==> flow/design.v <==
`timescale 1ns/1ps
module SIMD(clk,rst,opcode,funct3,funct7,rd_data1,rd_data2,rd_data3,w_add,immed,instrc_add,wr_add,wr_data );
input clk;   
input rst;   
input [6:0] opcode;  
input [2:0] funct3;  
input [6:0] funct7;  
input [15:0] rd_data1;   
input [15:0] rd_data2;   
input [15:0] rd_data3;   
input [4:0] w_add;   
input [11:0] immed;  
output [6:0]instrc_add;
output [4:0] wr_add;     
output [15:0] wr_data;   
wire [1:0]mode;
reg [12:0]op;
wire [3:0]scr_r;
wire scr;
wire [2:0]op_r;
wire [1:0]mac_hl;
wire [15:0]sig_ex;
wire [6:0]n_instrc_add;
wire [1:0]alu_mode;
wire [12:0]alu_op;
wire alu_scr;
wire signed[15:0]source1;
wire [15:0]data2;
wire signed[15:0]source3;
wire [15:0]exsig_data;
wire signed[15:0]source2;
wire signed[7:0]source1_8_1;
wire signed[7:0]source1_8_2;
wire signed[7:0]source2_8_1;
wire signed[7:0]source2_8_2;
wire signed[7:0]source3_8_1;
wire signed[7:0]source3_8_2;
wire signed[3:0]source1_4_1;
wire signed[3:0]source1_4_2;
wire signed[3:0]source1_4_3;
wire signed[3:0]source1_4_4;
wire signed[3:0]source2_4_1;
wire signed[3:0]source2_4_2;
wire signed[3:0]source2_4_3;
wire signed[3:0]source2_4_4;
wire signed[3:0]source3_4_1;
wire signed[3:0]source3_4_2;
wire signed[3:0]source3_4_3;
wire signed[3:0]source3_4_4;
reg [15:0]result_reg;
reg [31:0]mul_reg;
reg[91:0] pip_reg;
reg [6:0] instrc_add;  
assign scr_r=opcode[3:0];
assign op_r=opcode[6:4];
assign mac_hl=funct7[1:0];
always @(posedge clk)
    begin
        if(!rst)
            instrc_add<=0;
        else
            instrc_add<=n_instrc_add;
    end
assign mode=(funct3==3'b001)? 2'b01:
            (funct3==3'b010)? 2'b10:
            (funct3==3'b100)? 2'b11:2'b00;
assign scr=(scr_r==4'b0011)? 1:0;
always @ (opcode or funct7 or mac_hl)
    begin
        case (opcode)
            7'b0111011:begin
                            case(funct7)
                                7'b0000000: op=13'b0000_0000_0000_1;  
                                7'b0100000: op=13'b0000_0000_0001_0;  
                                7'b1000001: op=13'b0000_0000_0010_0;  
                                7'b1000010: op=13'b0000_0000_0100_0;  
                                7'b0001000: op=13'b0000_0000_1000_0;  
                                7'b0010000: op=13'b0000_0001_0000_0;  
                                7'b0011000: op=13'b0000_0010_0000_0;  
                                7'b0110000: op=13'b0000_0100_0000_0;  
                                default:op=13'b0000_0000_0000_0;  
                            endcase
                        end
             7'b1001011:begin
                            case(mac_hl)
                                2'b01:op=13'b0000_1000_0000_0;  
                                2'b10:op=13'b0001_0000_0000_0;  
                                default:op=13'b0000_0000_0000_0;  
                            endcase
                        end
             7'b0100011:op=13'b0010_0000_0000_0;  
             7'b1100011:op=13'b0100_0000_0000_0;  
             7'b1010011:op=13'b1000_0000_0000_0;  
             default:op=13'b0000_0000_0000_0;  
        endcase                                   
    end
assign sig_ex={{4{immed[10]}},immed};
assign n_instrc_add=instrc_add+3'b100;
always @(posedge clk)
    begin
        if(!rst)
            pip_reg <=0;
        else
            begin
                pip_reg[1:0]<=mode;  
                pip_reg[14:2]<=op;  
                pip_reg[15]<=scr;  
                pip_reg[31:16]<= rd_data1;  
                pip_reg[47:32]<= rd_data2;  
                pip_reg[63:48]<= rd_data3;  
                pip_reg[68:64]<= w_add;  
                pip_reg[91:76]<= sig_ex; 
            end 
    end
assign alu_mode=pip_reg[1:0];
assign alu_op=pip_reg[14:2];
assign alu_scr=pip_reg[15];
assign source1=pip_reg[31:16];
assign data2=pip_reg[47:32];
assign source3=pip_reg[63:48];
assign wr_add=pip_reg[68:64];
assign exsig_data=pip_reg[91:76];
assign source2=(alu_scr==1'b0)? data2:exsig_data;
assign source1_8_1=source1[7:0];
assign source1_8_2=source1[15:8];
assign source2_8_1=source2[7:0];
assign source2_8_2=source2[15:8];
assign source3_8_1=source3[7:0];
assign source3_8_2=source3[15:8];
assign source1_4_1=source1[3:0];
assign source1_4_2=source1[7:4];
assign source1_4_3=source1[11:8];
assign source1_4_4=source1[15:12];
assign source2_4_1=source2[3:0];
assign source2_4_2=source2[7:4];
assign source2_4_3=source2[11:8];
assign source2_4_4=source2[15:12];
assign source3_4_1=source3[3:0];
assign source3_4_2=source3[7:4];
assign source3_4_3=source3[11:8];
assign source3_4_4=source3[15:12];
always @(alu_op or alu_mode or source1 or source2 or source3 or source1_8_1 or source1_8_2 or 
         source2_8_1 or source2_8_2 or source3_8_1 or source3_8_2 or source1_4_1 or source1_4_2 or
         source1_4_3 or source1_4_4 or source2_4_1 or source2_4_2 or source2_4_3 or source2_4_4 or
         source3_4_1 or source3_4_2 or source3_4_3 or source3_4_3 or source3_4_4)
    begin
        mul_reg=0;
        result_reg=0;
        case(alu_op)
           13'b0000_0000_0000_1:begin
                                    case(alu_mode)
                                        2'b01:result_reg=source1+source2;  
                                        2'b10:result_reg={source1_8_2+source2_8_2,source1_8_1+source2_8_1};  
                                        2'b11:result_reg={source1_4_4+source2_4_4,source1_4_3+source2_4_3,source1_4_2+source2_4_2,source1_4_1+source2_4_1};  
                                        default:result_reg=0;
                                    endcase
                                end
           13'b0000_0000_0001_0:begin
                                    case(alu_mode)
                                        2'b01:result_reg=source1-source2;  
                                        2'b10:result_reg={source1_8_2-source2_8_2,source1_8_1-source2_8_1};  
                                        2'b11:result_reg={source1_4_4-source2_4_4,source1_4_3-source2_4_3,source1_4_2-source2_4_2,source1_4_1-source2_4_1};  
                                        default:result_reg=0;                       
                                    endcase
                                end
           13'b0000_0000_0010_0:begin
                                    case(alu_mode)
                                        2'b01:begin
                                                mul_reg=source1*source2;  
                                                result_reg=mul_reg[15:0];  
                                              end
                                        2'b10:begin
                                                mul_reg[15:0]=source1_8_1*source2_8_1;  
                                                mul_reg[31:16]=source1_8_2*source2_8_2;
                                                result_reg={mul_reg[23:16],mul_reg[7:0]}; 
                                              end
                                        2'b11:begin
                                                mul_reg[7:0]=source1_4_1*source2_4_1;  
                                                mul_reg[15:8]=source1_4_2*source2_4_2;
                                                mul_reg[23:16]=source1_4_3*source2_4_3;
                                                mul_reg[31:24]=source1_4_4*source2_4_4;
                                                result_reg={mul_reg[27:24],mul_reg[19:16],mul_reg[11:8],mul_reg[3:0]}; 
                                              end
                                        default:begin
                                                    result_reg=0;
                                                    mul_reg=0;
                                                end
                                    endcase
                                end
           13'b0000_0000_0100_0:begin
                                    case(alu_mode)
                                        2'b01:begin 
                                                mul_reg=source1*source2;  
                                                result_reg=mul_reg[31:16];  
                                              end
                                        2'b10:begin
                                                mul_reg[15:0]=source1_8_1*source2_8_1;  
                                                mul_reg[31:16]=source1_8_2*source2_8_2;
                                                result_reg={mul_reg[31:24],mul_reg[15:8]}; 
                                              end
                                        2'b11:begin
                                                mul_reg[7:0]=source1_4_1*source2_4_1;  
                                                mul_reg[15:8]=source1_4_2*source2_4_2;
                                                mul_reg[23:16]=source1_4_3*source2_4_3;
                                                mul_reg[31:24]=source1_4_4*source2_4_4;
                                                result_reg={mul_reg[31:28],mul_reg[23:20],mul_reg[15:12],mul_reg[7:4]}; 
                                              end
                                        default:begin
                                                    result_reg=0;
                                                    mul_reg=0;
                                                end
                                    endcase
                                end
           13'b0000_0000_1000_0:result_reg=source1&source2;  
           13'b0000_0001_0000_0:result_reg=source1|source2;  
           13'b0000_0010_0000_0:result_reg=source1^source2;  
           13'b0000_0100_0000_0:result_reg=~source1;  
           13'b0000_1000_0000_0:begin
                                    case(alu_mode)
                                        2'b01:begin
                                                mul_reg=source1*source2+{{16{1'b0}},source3};  
                                                result_reg=mul_reg[15:0];  
                                              end
                                        2'b10:begin
                                                mul_reg[15:0]=source1_8_1*source2_8_1+{{8{1'b0}},source3_8_1};  
                                                mul_reg[31:16]=source1_8_2*source2_8_2+{{8{1'b0}},source3_8_2};
                                                result_reg={mul_reg[23:16],mul_reg[7:0]}; 
                                              end
                                        2'b11:begin
                                                mul_reg[7:0]=source1_4_1*source2_4_1+{{4{1'b0}},source3_4_1};  
                                                mul_reg[15:8]=source1_4_2*source2_4_2+{{4{1'b0}},source3_4_2};
                                                mul_reg[23:16]=source1_4_3*source2_4_3+{{4{1'b0}},source3_4_3};
                                                mul_reg[31:24]=source1_4_4*source2_4_4+{{4{1'b0}},source3_4_4};
                                                result_reg={mul_reg[27:24],mul_reg[19:16],mul_reg[11:8],mul_reg[3:0]}; 
                                              end
                                        default:begin
                                                    result_reg=0;
                                                    mul_reg=0;
                                                end
                                    endcase
                                end
           13'b0001_0000_0000_0:begin
                                    case(alu_mode)
                                        2'b01:begin
                                                mul_reg=source1*source2+{{16{1'b0}},source3};  
                                                result_reg=mul_reg[31:16];  
                                              end
                                        2'b10:begin
                                                mul_reg[15:0]=source1_8_1*source2_8_1+{{8{1'b0}},source3_8_1};  
                                                mul_reg[31:16]=source1_8_2*source2_8_2+{{8{1'b0}},source3_8_2};
                                                result_reg={mul_reg[31:24],mul_reg[15:8]}; 
                                              end
                                        2'b11:begin
                                                mul_reg[7:0]=source1_4_1*source2_4_1+{{4{1'b0}},source3_4_1};  
                                                mul_reg[15:8]=source1_4_2*source2_4_2+{{4{1'b0}},source3_4_2};
                                                mul_reg[23:16]=source1_4_3*source2_4_3+{{4{1'b0}},source3_4_3};
                                                mul_reg[31:24]=source1_4_4*source2_4_4+{{4{1'b0}},source3_4_4};
                                                result_reg={mul_reg[31:28],mul_reg[23:20],mul_reg[15:12],mul_reg[7:4]}; 
                                              end
                                        default:begin
                                                    result_reg=0;
                                                    mul_reg=0;
                                                end                                    
                                    endcase
                                end
           13'b0010_0000_0000_0:result_reg=(source1<<source2);  
           13'b0100_0000_0000_0:result_reg=(source1>>source2);  
           13'b1000_0000_0000_0:result_reg=(source1<<<source2);  
           default:result_reg=0;
        endcase
    end
assign wr_data=result_reg;
endmodule
export LEC_CHECK = 0
export ABC_AREA = 1
export CAP_MARGIN = 20
export CORE_MARGIN = 2
export CORE_UTILIZATION = 71
export CTS_CLUSTER_DIAMETER = 188
export CTS_CLUSTER_SIZE = 100
export SLEW_MARGIN = 20
create_clock -name core_clock -period 12.4 [get_ports {clk}]
run.sh (not shown) runs the stock make flow with config.mk's settings and CLKGATE_MAP_FILE=.
==> next run, changes <==
Settings changed: ABC_AREA 1 to default, CORE_UTILIZATION 71 to 40, CTS_CLUSTER_DIAMETER 188 to default, CTS_CLUSTER_SIZE 100 to default.
Clock period 12.4 ns to 11.3 ns, I/O delays scaled along.
The changed run ran to the end with no violations.
Die area increases by 68%.
Hold slack is better by 5.2 ps.
Power climbs by 4.3%.
Worst setup slack is worse by 190 ps.
Synthesized area is lower by 4.7%.
Cell count drops by 7.5%.
Clock power grows by 7.3%.
Core utilization is lower by 31 points.
==> next run, changes <==
Settings changed: CORE_UTILIZATION 40 to 44, SETUP_SLACK_MARGIN from default to 1.45.
Clock period 11.3 ns to 5.68 ns, I/O delays scaled along.
The changed run ran to the end with violations: negative setup slack.
Register-to-register slack is worse by 5600 ps.
Hold slack is about the same.
Core utilization climbs by 16 points.
==> next run, changes <==
Settings changed: ABC_AREA from default to 1, CORE_UTILIZATION 44 to 66, SETUP_SLACK_MARGIN 1.45 to default.
Clock period 5.68 ns to 7.1 ns, I/O delays scaled along.
After rerunning: Now the flow died in global routing (5_1_grt), error GRT-0232. Die area shrinks by 30%. Synthesized area increases by 5.0%. Synthesized cell count came out higher by 23%.
==> next run, changes <==
Settings changed: ABC_AREA 1 to default, CORE_UTILIZATION 66 to 52, CTS_CLUSTER_SIZE from default to 95.
Clock period 7.1 ns to 9.01 ns, I/O delays scaled along.
This time the run produced a layout that fails on negative setup slack.
Synthesized area goes down by 4.7%.
Synthesized cell count goes down by 19%.
Die area increases by 21%.
==> next run, changes <==
Settings changed: CORE_UTILIZATION 52 to 72, CTS_CLUSTER_DIAMETER from default to 307, PLACE_DENSITY from default to 0.38, TNS_END_PERCENT from default to 5.
Clock period 9.01 ns to 5.87 ns, I/O delays scaled along.
The changed run aborted during global routing (5_1_grt) on GRT-0116.
Area after synthesis is unchanged.
Synthesized cell count does not change.
Die size decreases by 27%.
Power and IR drop assume default switching activity.
